==> flow/design.v <==
`timescale 1ns / 1ps
module Multiplier_25 (
    input  wire               clk,
    input  wire signed [24:0] a,
    input  wire signed [24:0] b,
    output wire signed [49:0] p
);
reg signed [24:0] a_r, b_r;
reg signed [49:0] p_1, p_2, p_3;
always @(posedge clk) begin
    a_r <= a;
    b_r <= b;
    p_1 <= a_r * b_r;
    p_2 <= p_1;
    p_3 <= p_2;
end
assign p = p_3;
endmodule
`timescale 1ns / 1ps
module Power_Spec_Cal(
           input wire clk,
           input wire rst,
           input wire dv,
           input wire [9:0] xk_index,
           input wire [24:0] fft_data_out_re,
           input wire [24:0] fft_data_out_im,
           output reg [49:0] Power_Spec,		 
           output reg data_valid,				 
           output reg dv_FFT					 
       );
reg signed [24:0] fftout_re_d;
reg signed [24:0] fftout_im_d;
wire signed [49:0] re_square;
wire signed [49:0] im_square;
reg [0:2] dv_reg;
always @(posedge clk or posedge rst)
begin : PipelineRegister_process
    if (rst == 1'b1) begin
        fftout_re_d <= 25'sb0;
        fftout_im_d <= 25'sb0;
    end
    else begin
        fftout_re_d <= fft_data_out_re;
        fftout_im_d <= fft_data_out_im;
    end
end
Multiplier_25 Multiplier_RE (
                  .clk(clk),  
                  .a(fftout_re_d),  
                  .b(fftout_re_d),  
                  .p(re_square)  
              );
Multiplier_25 Multiplier_IM (
                  .clk(clk),  
                  .a(fftout_im_d),  
                  .b(fftout_im_d),  
                  .p(im_square)  
              );
always @(posedge clk or posedge rst)
begin
    if(rst == 1)
        Power_Spec <= 0;
    else
        Power_Spec <= re_square + im_square;
end
always @(posedge clk or posedge rst)
begin
    if(rst == 1)
        data_valid <= 0;
    else
        data_valid <= dv_reg[1];
end
always @(posedge clk or posedge rst)
begin
    if(rst == 1)
    begin
        dv_reg[0] <= 0;
        dv_reg[1] <= 0;
        dv_reg[2] <= 0;
    end
    else
    begin
        dv_reg[0] <= (dv & xk_index[9]);	 
        dv_reg[1] <= dv_reg[0];
        dv_reg[2] <= dv_reg[1];
    end
end
always @(posedge clk or posedge rst)
begin
    if(rst == 1)
    begin
        dv_FFT <= 0;
    end
    else
    begin
        dv_FFT <= dv;
    end
end
endmodule
export LEC_CHECK = 0
export ABC_AREA = 0
export CAP_MARGIN = 10
export CELL_PAD_IN_SITES_GLOBAL_PLACEMENT = 0
export CORE_ASPECT_RATIO = 0.72
export CORE_MARGIN = 2
export CORE_UTILIZATION = 72
export CTS_CLUSTER_DIAMETER = 359
export CTS_CLUSTER_SIZE = 18
export MAX_ROUTING_LAYER = met5
export PLACE_DENSITY_LB_ADDON = 0.04
export SETUP_SLACK_MARGIN = 2.4
export SLEW_MARGIN = 35
export TNS_END_PERCENT = 30
create_clock -name core_clock -period 8.43 [get_ports {clk}]
run.sh (not shown) runs the stock make flow with config.mk's settings and CLKGATE_MAP_FILE=.
The first run completed with no timing, DRC or antenna violations.
Then changed:
- ABC_AREA: 0 -> not set
- CAP_MARGIN: 10 -> 20
- CELL_PAD_IN_SITES_GLOBAL_PLACEMENT: 0 -> not set
- CORE_ASPECT_RATIO: 0.72 -> not set
- CTS_CLUSTER_DIAMETER: 359 -> not set
- CTS_CLUSTER_SIZE: 18 -> not set
- MAX_ROUTING_LAYER: met5 -> not set
- PLACE_DENSITY: not set -> 0.65
- PLACE_DENSITY_LB_ADDON: 0.04 -> not set
- SETUP_SLACK_MARGIN: 2.4 -> -0.49
- SLEW_MARGIN: 35 -> 20
- TNS_END_PERCENT: 30 -> not set
- clock period: 8.43 -> 6.32 ns (I/O delays scaled with it)
With this change the flow finished but failed the layout checks on negative setup slack.
Register-to-register slack gets worse by 2.0 ns.
Final cell count goes up by 7.4%.
Synthesized cell count stays the same.
Worst setup slack gets worse by 2.0 ns.
Wire length goes down by 2.4%.
Non-clock buffer count goes up by 450.
Die size barely changes.
Then changed:
- CTS_CLUSTER_SIZE: not set -> 10
- PLACE_DENSITY: 0.65 -> 0.6
- SETUP_SLACK_MARGIN: -0.49 -> 1.19
- TNS_END_PERCENT: not set -> 5
- clock period: 6.32 -> 5.54 ns (I/O delays scaled with it)
Outcome:
- The changed run produced a layout that fails on negative setup slack
- sequential share of layout area shrinks by 0.32 points
- clock-buffer cell count grows by 19
- cell count grows slightly
Then changed:
- CORE_ASPECT_RATIO: not set -> 0.71
- CORE_MARGIN: 2 -> 10
- CORE_UTILIZATION: 72 -> 40
- CTS_CLUSTER_SIZE: 10 -> not set
- PLACE_DENSITY: 0.6 -> not set
- SETUP_SLACK_MARGIN: 1.19 -> not set
- SLEW_MARGIN: 20 -> 25
- TNS_END_PERCENT: 5 -> not set
- clock period: 5.54 -> 8.0 ns (I/O delays scaled with it)
Outcome: This time the run completed without violations; register-to-register slack improves by 1.7 ns; final cell count rose by about 1.5%; hold slack is about the same; clock-buffer cell count fell by 26; non-clock buffer count fell by 676; design area fell by 9.9%; setup slack improves by 1.7 ns; core utilization fell by 44 points; routed wire length fell by about 13%.

---

Starts from the design.v that is shown in full above.
Settings: LEC_CHECK=0, CAP_MARGIN=20, CORE_MARGIN=2, CORE_UTILIZATION=40, PLACE_DENSITY=0.6, SLEW_MARGIN=20; clock period 7.69 ns.
Then changed:
--- a/flow/config.mk
+++ b/flow/config.mk
@@ -8,5 +8,6 @@
 export CAP_MARGIN = 20
 export CORE_MARGIN = 2
-export CORE_UTILIZATION = 40
-export PLACE_DENSITY = 0.6
+export CORE_UTILIZATION = 72
+export PLACE_DENSITY = 0.63
+export SETUP_SLACK_MARGIN = -0.38
 export SLEW_MARGIN = 20
==> flow/constraint.sdc (replaced) <==
create_clock -name core_clock -period 5.72 [get_ports {clk}]
set_input_delay 1.1440 -clock core_clock [delete_from_list [all_inputs] [get_ports {clk}]]
set_output_delay 1.1440 -clock core_clock [all_outputs]
set_load 0.01 [all_outputs]
What happened: This time the run completed, yet does not pass: setup timing; non-clock buffer count goes up by 705; wire length goes up by 26%; utilization goes up by 45 points; via count goes up by 18%.
Then changed:
--- a/flow/config.mk
+++ b/flow/config.mk
@@ -6,8 +6,8 @@
 export NUM_CORES = 4
 export LEC_CHECK = 0
-export CAP_MARGIN = 20
+export CAP_MARGIN = 30
 export CORE_MARGIN = 2
 export CORE_UTILIZATION = 72
 export PLACE_DENSITY = 0.63
-export SETUP_SLACK_MARGIN = -0.38
+export SETUP_SLACK_MARGIN = -0.43
 export SLEW_MARGIN = 20
==> flow/constraint.sdc (replaced) <==
create_clock -name core_clock -period 6.26 [get_ports {clk}]
set_input_delay 1.2520 -clock core_clock [delete_from_list [all_inputs] [get_ports {clk}]]
set_output_delay 1.2520 -clock core_clock [all_outputs]
set_load 0.01 [all_outputs]
The changed run completed and failed the layout checks on setup timing.
Register-to-register slack improves by 670 ps.
Die size does not change.
Clock skew climbs by 3.8 ps.
Maximum frequency climbs slightly.
Sequential share of layout area increases by 0.35 points.
Utilization came out lower by 2.1 points.
Final cell count drops slightly.
Routed wire length fell by a little under a tenth.
Via count goes down by a few percent.
Then changed:
--- a/flow/config.mk
+++ b/flow/config.mk
@@ -6,8 +6,9 @@
 export NUM_CORES = 4
 export LEC_CHECK = 0
-export CAP_MARGIN = 30
+export CAP_MARGIN = 20
 export CORE_MARGIN = 2
-export CORE_UTILIZATION = 72
-export PLACE_DENSITY = 0.63
-export SETUP_SLACK_MARGIN = -0.43
+export CORE_UTILIZATION = 40
+export HOLD_SLACK_MARGIN = 0.12
+export PLACE_DENSITY = 0.6
 export SLEW_MARGIN = 20
+export TNS_END_PERCENT = 50
==> flow/constraint.sdc (replaced) <==
create_clock -name core_clock -period 8.0 [get_ports {clk}]
set_input_delay 1.6000 -clock core_clock [delete_from_list [all_inputs] [get_ports {clk}]]
set_output_delay 1.6000 -clock core_clock [all_outputs]
set_load 0.01 [all_outputs]
After rerunning: The new run finished clean; routed wire length shrinks by about 13%; global-route usage went down by 18 points; synthesized cell count stays the same; hold slack gets worse by 11 ps; worst setup slack is better by 1100 ps; via count fell by 13%; synthesized area is unchanged; die size goes up by about 80%; design area came out lower by 8.8%.
Then changed:
==> flow/config.mk (replaced) <==
export PLATFORM = sky130hd
export DESIGN_NAME = Power_Spec_Cal
export DESIGN_NICKNAME = Power_Spec_Cal
export VERILOG_FILES = /design/flow/design.v
export SDC_FILE = /design/flow/constraint.sdc
export NUM_CORES = 4
export LEC_CHECK = 0
export ABC_AREA = 0
export CAP_MARGIN = 5
export CELL_PAD_IN_SITES_DETAIL_PLACEMENT = 1
export CELL_PAD_IN_SITES_GLOBAL_PLACEMENT = 2
export CORE_ASPECT_RATIO = 0.71
export CORE_MARGIN = 10
export CORE_UTILIZATION = 40
export CTS_CLUSTER_DIAMETER = 315
export GPL_TIMING_DRIVEN = 0
export MAX_ROUTING_LAYER = met5
export SETUP_SLACK_MARGIN = 1.59
export SLEW_MARGIN = 25
What happened: Die size increases by 9.1%; routed wire length increases by 43%; cell area increases by 9.2%; synthesized cell count does not change; synthesized area stays the same; non-clock buffer count increases by 272.
Then changed:
==> flow/config.mk (replaced) <==
export PLATFORM = sky130hd
export DESIGN_NAME = Power_Spec_Cal
export DESIGN_NICKNAME = Power_Spec_Cal
export VERILOG_FILES = /design/flow/design.v
export SDC_FILE = /design/flow/constraint.sdc
export NUM_CORES = 4
export LEC_CHECK = 0
export CAP_MARGIN = 20
export CORE_MARGIN = 2
export CORE_UTILIZATION = 31
export PLACE_DENSITY = 0.6
export SLEW_MARGIN = 20
==> flow/constraint.sdc (replaced) <==
create_clock -name core_clock -period 10.9 [get_ports {clk}]
set_input_delay 2.1800 -clock core_clock [delete_from_list [all_inputs] [get_ports {clk}]]
set_output_delay 2.1800 -clock core_clock [all_outputs]
set_load 0.01 [all_outputs]
The changed run passed the timing, DRC and antenna checks.
Core utilization shrinks by 14 points.
Wire length shrinks by 28%.
Global-route usage shrinks by 8.3 points.
Flip-flop count is unchanged.
Clock skew grows by 6.0 ps.
Setup slack is better by 1600 ps.
